indigo:
## aoc_solver_top
module aoc_solver_top #(
    parameter WIDTH    = 32,
    parameter HEIGHT   = 32,
    parameter LOG_SIZE = 10
) (
    input         clear,
    input         clock,
    input  [31:0] reg_wdata,
    input         reg_write_strobe,
    input  [3:0]  reg_addr,
    output [31:0] reg_rdata
);
Size: about 6100 cells after synthesis, ~2200 flip-flops, about 0.079 mm^2 of cells after synthesis.
Settings: LEC_CHECK=0, CAP_MARGIN=20, CORE_MARGIN=2, CORE_UTILIZATION=72, CTS_CLUSTER_DIAMETER=147, SETUP_SLACK_MARGIN=0.7, SLEW_MARGIN=20; clock period 4.9 ns.
run.sh (not shown) runs the stock make flow with config.mk's settings and CLKGATE_MAP_FILE=.
Setup changes, indigo to zinc
- CORE_UTILIZATION now 40, was 72
- SETUP_SLACK_MARGIN now -0.04, was 0.7
- CTS_CLUSTER_DIAMETER no longer set, was 147
- the clock period (ns, I/O delays scaled along) now 4.0, was 4.9
- Going from indigo to zinc, wire length on met3 dropped 32%; routed wire length up about 4.6%.
- Summary: with indigo as the reference, post-route total power in zinc moved up by more than a quarter.
- The layout clock buffer count in zinc was higher than what indigo gave.
- Looking at worst vdd rail ir drop, zinc sits 5.8% higher than indigo does.
#### Input delta (yarrow over zinc)
- SETUP_SLACK_MARGIN: -0.04 -> unset
- the clock period (ns, I/O delays scaled along): 4.0 -> 5.0
Findings:
yarrow — detail-routed net length per standard cell 1.5% lower, zinc as reference
Going from zinc to yarrow, the overall fraction of global-route tracks in use was found to have gone down by 0.43 points.
Min routed wire length across yarrow and zinc: yarrow
zinc vs yarrow, worst setup path startpoint: cur_x_pipe[35][7] vs reg_addr[0]
Clock group share of total power ended up 1.2 points lower on yarrow than on zinc.
Required time reported for the critical path endpoint (yarrow over zinc): decrease, 0.78 ns
When the final numbers for yarrow and zinc were put side by side, the final instance area turned out to be smaller in yarrow.

========
aoc_solver_top again, from the RTL that the note above started with.
make LEC_CHECK=0 CAP_MARGIN=20 CORE_MARGIN=2 CORE_UTILIZATION=68 SLEW_MARGIN=20 finish   # period 4.0 ns
==> next run, changes <==
ABC_AREA = 1   (was unset)
CAP_MARGIN = 10   (was 20)
CORE_ASPECT_RATIO = 0.63   (was unset)
CORE_UTILIZATION = 40   (was 68)
clock period = 5.0 ns   (was 4.0 ns; I/O delays follow)
Cell count rose by well over a third.
Total power fell by about a fifth.
Core utilization fell by 32 points.
Wire length rose by roughly a tenth.
Critical path depth fell by 11.
Clock power fell by a quarter to a third.
Synthesized area rose by a few percent.
Global-route usage fell by 11 points.
Cell area rose by a few percent.
==> next run, changes <==
ABC_AREA = unset   (was 1)
CAP_MARGIN = 20   (was 10)
CORE_ASPECT_RATIO = unset   (was 0.63)
clock period = 2.41 ns   (was 5.0 ns; I/O delays follow)
Effect: The changed run reached the layout checks and failed them: setup timing. Power goes up by 120%. Sequential cell count does not change. Routed wire length goes up by 1.8%. Setup slack got worse by 2.3 ns. Area after synthesis goes down by 4.1%. Clock skew goes up by 0.018 ns. Design area goes up by 6.8%.

========
Setup of run A:
Starting RTL as in the previous note.
make LEC_CHECK=0 CAP_MARGIN=20 CELL_PAD_IN_SITES_DETAIL_PLACEMENT=0 CORE_MARGIN=2 CORE_UTILIZATION=70 CTS_CLUSTER_SIZE=14 HOLD_SLACK_MARGIN=0.09 PLACE_DENSITY=0.61 SETUP_SLACK_MARGIN=0.75 SLEW_MARGIN=30 finish   # period 3.2 ns
Final checks on run A, whose flow otherwise completed, came back failing, citing negative setup slack.
--- input diff run A..run B ---
# run A
export LEC_CHECK = 0
export CAP_MARGIN = 20
export CELL_PAD_IN_SITES_DETAIL_PLACEMENT = 0
export CORE_MARGIN = 2
export CORE_UTILIZATION = 70
export CTS_CLUSTER_SIZE = 14
export HOLD_SLACK_MARGIN = 0.09
export PLACE_DENSITY = 0.61
export SETUP_SLACK_MARGIN = 0.75
export SLEW_MARGIN = 30
create_clock -name core_clock -period 3.2 [get_ports {clock}]
# run B
export LEC_CHECK = 0
export CAP_MARGIN = 20
export CORE_MARGIN = 2
export CORE_UTILIZATION = 40
export SLEW_MARGIN = 20
create_clock -name core_clock -period 4.0 [get_ports {clock}]
Notes after the runs:
- Looking only at largest voltage drop on the vdd net, and setting everything else aside, the lower value of run B and run A goes to run B.
- Run B and run A ended up with roughly the same switching power as a share of total power.
- Taking run A as the reference, in run B non-clock buffer count in the final layout fell 192; final period utilization moved down.
- flop to flop as the path category of the worst min-delay check was reported by run B, and input port to flop by run A.
- Run B went all the way through synthesis, placement and routing and the layout is clean on timing, DRC and antenna.
- Compared with run A, run B has extra setup slack.
- The share of power burned in the clock network in run B sits 2.3 points above the value recorded for run A.
Relative to run B, the following input files were edited for run C:
# run B
export LEC_CHECK = 0
export CAP_MARGIN = 20
export CORE_MARGIN = 2
export CORE_UTILIZATION = 40
export SLEW_MARGIN = 20
create_clock -name core_clock -period 4.0 [get_ports {clock}]
# run C
export LEC_CHECK = 0
export ABC_AREA = 1
export CAP_MARGIN = 20
export CORE_MARGIN = 2
export CORE_UTILIZATION = 70
export CTS_CLUSTER_DIAMETER = 210
export CTS_CLUSTER_SIZE = 21
export SLEW_MARGIN = 20
create_clock -name core_clock -period 2.22 [get_ports {clock}]
==> comparison <==
The aoi/oai-family share of the synthesized area in run C was higher than what run B gave. Worst setup slack (lower): run C. The start point of the critical path comes out cur_y_pipe[35][2] in one run and read_addr[0] in the other, namely in run C and run B respectively. Data required time of the critical path: lower on run C. Looking at synthesized area across both flows, run C is the weaker of the two, with run B ahead. Comparing run B and run C, yosys-reported design area after synthesis is higher on run C. For run B, the critical path capture point was rd_q0, unlike run C, where it was neighbours_count[2]. The number of clock buffers in the layout of run C falls short of that of run B by 144. Although it ran to completion, run C produced a layout that fails the final checks because of negative setup slack. A critical-path cell with the highest stage delay of nor4_1 is what run B shows, while fa_1 belongs to run C. Growth of design area from synthesis to finish: run C < run B.
The following lists how run D was set up differently from run C:
# run C
export LEC_CHECK = 0
export ABC_AREA = 1
export CAP_MARGIN = 20
export CORE_MARGIN = 2
export CORE_UTILIZATION = 70
export CTS_CLUSTER_DIAMETER = 210
export CTS_CLUSTER_SIZE = 21
export SLEW_MARGIN = 20
create_clock -name core_clock -period 2.22 [get_ports {clock}]
# run D
export LEC_CHECK = 0
export ABC_AREA = 1
export CAP_MARGIN = 40
export CORE_MARGIN = 2
export CORE_UTILIZATION = 72
export CTS_CLUSTER_DIAMETER = 360
export CTS_CLUSTER_SIZE = 21
export HOLD_SLACK_MARGIN = 0.24
export SETUP_SLACK_MARGIN = -0.16
export SLEW_MARGIN = 20
create_clock -name core_clock -period 2.22 [get_ports {clock}]
==> results <==
Run D ran in full, but the layout does not pass; the checks complain about negative setup slack. The final report for run C shows a completed flow and a layout that fails verification, specifically negative setup slack. Of run D and run C, the run reporting the higher cell count along the critical path was run C. Re maximum net fanout on the critical path: no difference whatsoever between run D and run C. Full die area (higher): run C. Run D does better than run C on minimum clock period. On global-route wire length before repair, run D does worse than run C. Run C → run D: part of the power in the clock network moved up, fmax moved up, total wire length after detailed routing moved up, logic gate share of total power moved up. More vias were needed by run D than by run C. Area: run D vs run C -> run D larger.
Power figures rest on the tool's default switching activity, not on a simulated workload.
